==> inputs of quartz <==
Design div_iter, start of the top module:
module div_iter (
  input div_clk,
  input resetn,
  input div,
  input div_signed,
  input [31:0] x,
  input [31:0] y,
  output [31:0]s,
  output [31:0] r,
  output reg complete
  );
Settings: LEC_CHECK=0, ABC_AREA=1, CAP_MARGIN=10, CELL_PAD_IN_SITES_DETAIL_PLACEMENT=2, CELL_PAD_IN_SITES_GLOBAL_PLACEMENT=1, CORE_MARGIN=2, CORE_UTILIZATION=40, CTS_CLUSTER_DIAMETER=338, GPL_ROUTABILITY_DRIVEN=0, PLACE_DENSITY_LB_ADDON=0.28, SLEW_MARGIN=20, TNS_END_PERCENT=75; clock period 2.95 ns.
run.sh (not shown) runs the stock make flow with config.mk's settings and CLKGATE_MAP_FILE=.
==> sierra (differences from quartz) <==
CAP_MARGIN = 20   (was 10)
CELL_PAD_IN_SITES_DETAIL_PLACEMENT = default   (was 2)
CELL_PAD_IN_SITES_GLOBAL_PLACEMENT = default   (was 1)
CORE_UTILIZATION = 72   (was 40)
CTS_CLUSTER_DIAMETER = 373   (was 338)
CTS_CLUSTER_SIZE = 95   (was default)
GPL_ROUTABILITY_DRIVEN = default   (was 0)
PLACE_DENSITY = 0.38   (was default)
PLACE_DENSITY_LB_ADDON = default   (was 0.28)
TNS_END_PERCENT = default   (was 75)
==> flow/constraint.sdc (replaced) <==
create_clock -name core_clock -period 1.71 [get_ports {div_clk}]
set_input_delay 0.3420 -clock core_clock [delete_from_list [all_inputs] [get_ports {div_clk}]]
set_output_delay 0.3420 -clock core_clock [all_outputs]
set_load 0.01 [all_outputs]
==> raven (differences from quartz) <==
ABC_AREA = default   (was 1)
CAP_MARGIN = 20   (was 10)
CELL_PAD_IN_SITES_DETAIL_PLACEMENT = default   (was 2)
CELL_PAD_IN_SITES_GLOBAL_PLACEMENT = default   (was 1)
CORE_UTILIZATION = 68   (was 40)
CTS_CLUSTER_DIAMETER = default   (was 338)
CTS_CLUSTER_SIZE = 36   (was default)
GPL_ROUTABILITY_DRIVEN = default   (was 0)
PLACE_DENSITY_LB_ADDON = default   (was 0.28)
TNS_END_PERCENT = default   (was 75)
==> flow/constraint.sdc (replaced) <==
create_clock -name core_clock -period 4.13 [get_ports {div_clk}]
set_input_delay 0.8260 -clock core_clock [delete_from_list [all_inputs] [get_ports {div_clk}]]
set_output_delay 0.8260 -clock core_clock [all_outputs]
set_load 0.01 [all_outputs]
==> notes <==
- sierra did not get past 3_5_place_dp with DPL-0038. quartz ended with an error in 3_5_place_dp on DPL-0033. raven produced a layout that fails on setup timing.
- Synthesized area: raven is smaller than sierra (about 11%).
- Between sierra and raven, the lower synthesized cell count is in raven (gap 42%, measured against raven).
- Die size: quartz > sierra > raven.

---

==> inputs of run A <==
==> flow/design.v <==
`timescale 1ns / 1ps
module div_iter (
  input div_clk,
  input resetn,
  input div,
  input div_signed,
  input [31:0] x,
  input [31:0] y,
  output [31:0]s,
  output [31:0] r,
  output reg complete
  );
  wire s_sign;
  wire r_sign;
  wire [31:0] x_abs;
  wire [31:0] y_abs;
  assign s_sign = div_signed ? (x[31] ^ y[31]) : 1'b0;
  assign r_sign = div_signed ? x[31] : 1'b0;
  assign x_abs  = div_signed ? (x[31] ? ~x + 32'd1 : x) : x;
  assign y_abs  = div_signed ? (y[31] ? ~y + 32'd1 : y) : y;
  wire [63:0] op_x_tmp;
  wire [32:0] op_x_high;
  wire        op_x_update;
  wire [32:0] sub_res;
  wire [31:0] r_tmp;
  wire [31:0] s_tmp1;
  reg  [63:0] op_x;
  reg  [32:0] op_y;
  reg  [5:0]  count;
  reg  [31:0] s_tmp;
  always @ ( posedge div_clk )
  begin
    if(!resetn)
    begin
      complete <= 1'b0;
      count    <= 6'd0;
      s_tmp    <= 32'd0;
    end
    else if(div&&!complete)
    begin
      if(count == 6'd0)
      begin
        op_x <= {32'd0,x_abs};
        op_y <= {1'b0,y_abs};
      end
      else if(op_x_update)
      begin
        op_x <= {sub_res,op_x_tmp[30:0]};
      end
      else if(!op_x_update)
        op_x <= op_x_tmp;
      count <= count == 6'd32 ? 6'd0 : count + 6'd1;
      complete <= count == 6'd32 ? 1'b1 : complete;
      s_tmp <= {s_tmp1[31:1],op_x_update};
    end
    else if(complete)
      complete <= 1'b0;
  end
assign s_tmp1 = (count == 6'd0) ? s_tmp : s_tmp << 1;
assign op_x_tmp = (count == 6'd0 || count == 6'd1) ? op_x : op_x << 1;
assign op_x_high = op_x_tmp[63:31];
assign sub_res = op_x_high + ~op_y + 1;
assign op_x_update = ~sub_res[32];
assign r_tmp = complete ? op_x[62:31] : 32'd0;
assign s = div_signed ? (s_sign ? ~s_tmp + 32'd1 : s_tmp) : s_tmp;
assign r = div_signed ? (r_sign ? ~r_tmp + 32'd1 : r_tmp) : r_tmp;
endmodule  
==> flow/run.sh <==
#!/bin/bash
# the make line also repeats each setting of config.mk as NAME=value (left out here)
make -C /OpenROAD-flow-scripts/flow DESIGN_CONFIG=/design/flow/config.mk WORK_HOME=/design/flow/orfs CLKGATE_MAP_FILE= finish
==> flow/config.mk <==
export PLATFORM = sky130hd
export DESIGN_NAME = div_iter
export DESIGN_NICKNAME = div_iter
export VERILOG_FILES = /design/flow/design.v
export SDC_FILE = /design/flow/constraint.sdc
export NUM_CORES = 4
export LEC_CHECK = 0
export ABC_AREA = 1
export CAP_MARGIN = 20
export CORE_MARGIN = 2
export CORE_UTILIZATION = 72
export CTS_CLUSTER_DIAMETER = 373
export CTS_CLUSTER_SIZE = 95
export PLACE_DENSITY = 0.38
export SETUP_SLACK_MARGIN = 0.41
export SLEW_MARGIN = 20
export TNS_END_PERCENT = 5
==> flow/constraint.sdc <==
create_clock -name core_clock -period 1.71 [get_ports {div_clk}]
set_input_delay 0.3420 -clock core_clock [delete_from_list [all_inputs] [get_ports {div_clk}]]
set_output_delay 0.3420 -clock core_clock [all_outputs]
set_load 0.01 [all_outputs]
==> run R: changes against run A <==
ABC_AREA = default   (was 1)
CORE_UTILIZATION = 40   (was 72)
CTS_CLUSTER_DIAMETER = default   (was 373)
CTS_CLUSTER_SIZE = default   (was 95)
PLACE_DENSITY = default   (was 0.38)
SETUP_SLACK_MARGIN = default   (was 0.41)
TNS_END_PERCENT = default   (was 5)
==> flow/constraint.sdc (replaced) <==
create_clock -name core_clock -period 4.72 [get_ports {div_clk}]
set_input_delay 0.9440 -clock core_clock [delete_from_list [all_inputs] [get_ports {div_clk}]]
set_output_delay 0.9440 -clock core_clock [all_outputs]
set_load 0.01 [all_outputs]
==> notes <==
In run R the area after synthesis is smaller than in run A, by about 11%. In run R the synthesized cell count is lower than in run A, by 29%. Run R went through all stages and came out clean. Run A aborted during detailed placement (3_5_place_dp) (DPL-0038). Die area: run R is larger than run A (57%).
==> figures <==
	run R	run A
Result of the run	complete, no violations	aborted with a tool error
Last stage reached	-	detailed placement (3_5_place_dp)
Placer congestion estimate	0.894	1.04
Syn Area/Cell	8.36 um2	6.66 um2
Count of different cell masters after synthesis	60	49
Area fraction in and, or, nand and nor cells	19.6%	32.2%
Die area	0.0271 mm2	0.0172 mm2
Post-synth net total	1344	1860
Row count	58	46
Chip area line of the yosys report	0.0103 mm2	0.0117 mm2
Mux cell area share after synthesis	5.51%	0%
Chip Height	165 um	131 um
